## JK
// RNG
module RNG(
    input               CLK,
    input               RST,
    input               RND_IN,
    output reg [7:0]    OUT,
    output reg          WE,
    input               FULL
);
For scale: about 1600 flip-flops, roughly 13 I/O pins, about 67000 um^2 of cells after synthesis.
clock: 2.17 ns
lec_check: 0
cap_margin: 20
core_margin: 2
core_utilization: 70
cts_cluster_diameter: 32
cts_cluster_size: 37
place_density: 0.6
setup_slack_margin: 0.37
slew_margin: 20
run.sh (not shown) runs the stock make flow with config.mk's settings and CLKGATE_MAP_FILE=.
JK finished all stages; however, its layout fails the closing checks, the failures being setup timing.
Setup changes, JK to MS
Settings: SETUP_SLACK_MARGIN changed from 0.37 to 1.05; CORE_UTILIZATION changed from 70 to 40; CTS_CLUSTER_DIAMETER removed (was 32); CTS_CLUSTER_SIZE removed (was 37); the clock period (ns, I/O delays scaled along) changed from 2.17 to 3.64.
Looking at the reports, MS completed the entire flow and the layout it produced met the timing, DRC and antenna checks. In MS the routed wire length turned out about 14% lower than in JK. Clock-buffer cell count: MS < JK. [compare] base=JK new=MS: clock power has decreased; largest net degree at the start of global routing now sits higher. Worst-path cell with the longest stage delay: or4_4 -> JK, nor4_4 -> MS. MS against JK; area enclosed by the die boundary is up by more than half.
#### Input delta (AL over MS)
Settings: changing CORE_UTILIZATION from 40 to 72; removing SETUP_SLACK_MARGIN (formerly 1.05); setting ABC_AREA to 1 for the first time; setting CTS_CLUSTER_DIAMETER to 372 for the first time; changing the clock period (ns, I/O delays scaled along) from 3.64 to 2.02.
==> results <==
- From the logs: AL reached the end of the flow and failed the layout checks with setup timing.
- Taking MS as the reference point, the area of the synthesized netlist per yosys stat of AL rises by about 0.4%.
- Fraction of area in registers is lower on AL
- In AL, post-synthesis sequential area ratio is lower than in MS.
- Compared with MS, AL ends up with a larger final cell area.
- Looking at die span in x across MS and AL, the one that comes out higher is MS.
- Going from MS to AL, setup slack dropped 1210 ps, via count of the first global-routing pass climbed 2031, worst-case vdd ir drop climbed 0.42 mV.
- Global-route usage delta for AL relative to MS: 15 points higher
Changes in TR relative to AL:
Settings: GPL_ROUTABILITY_DRIVEN newly set to 0; CTS_CLUSTER_DIAMETER changed from 372 to 370; CTS_CLUSTER_SIZE newly set to 14; CAP_MARGIN changed from 20 to 15; PLACE_DENSITY removed (was 0.6); PLACE_DENSITY_LB_ADDON newly set to 0.06; SETUP_SLACK_MARGIN newly set to 0.58; CORE_ASPECT_RATIO newly set to 0.71.
## What came out
- Complete run, failing final checks: AL, reason setup timing.
- From the logs: TR reached the end of the flow and failed the layout checks with setup timing.
- Post-placement cell count grows slightly when moving from AL to TR.
- Compared with AL, in TR height of the die now smaller, flip-flop and latch count comparable, part of the total power dissipated in sequential elements now larger, clock buffer count in the final layout now smaller.
- Looking at worst setup path endpoint, the l5_0[10]$_DFFE_PP_ result is from AL; the l6_0[18]$_DFFE_PP_ one comes from TR.
- Diff TR and AL: setup TNS lower in TR
- Of TR and AL, TR shows the higher wire length of the first global-routing pass, with AL below it.
- Per the comparison of TR with AL, count of plain and timing-repair buffers up 56, critical path depth climbed 1, worst setup slack shows an increase of 20 ps.
Input changes introduced in PW (baseline for comparison: TR):
Settings: removing CTS_CLUSTER_DIAMETER (formerly 370); removing CTS_CLUSTER_SIZE (formerly 14); removing SETUP_SLACK_MARGIN (formerly 0.58); removing GPL_ROUTABILITY_DRIVEN (formerly 0); removing ABC_AREA (formerly 1); removing CORE_ASPECT_RATIO (formerly 0.71); removing PLACE_DENSITY_LB_ADDON (formerly 0.06); changing CORE_UTILIZATION from 72 to 58; changing CAP_MARGIN from 15 to 20; changing the clock period (ns, I/O delays scaled along) from 2.02 to 2.65.
[summary]
- | time the worst path needs with I/O delays and setup | lower: TR |
- The combinational group share of total power of PW is lower than that of TR.
- TR -> PW: average wire per cell in the routed design decreased by a few percent
- PW: full flow OK, the timing, DRC and antenna checks passed
- PW: register fraction of the total cell area 0.42 points above TR
- Between PW and TR, the share of total power in the clock network is higher for PW.
- PW — area growth from synthesis to layout 0.35 points lower, TR as reference
- Non-clock buffer count went down by more than 10% going from TR to PW.
- Number of setup buffers added after CTS for PW is lower than for TR.
- Cell area | PW vs TR | PW smaller
- Going from TR to PW, clock network contribution to total cell area higher; core utilization went down.
Power figures rest on the tool's default switching activity, not on a simulated workload.
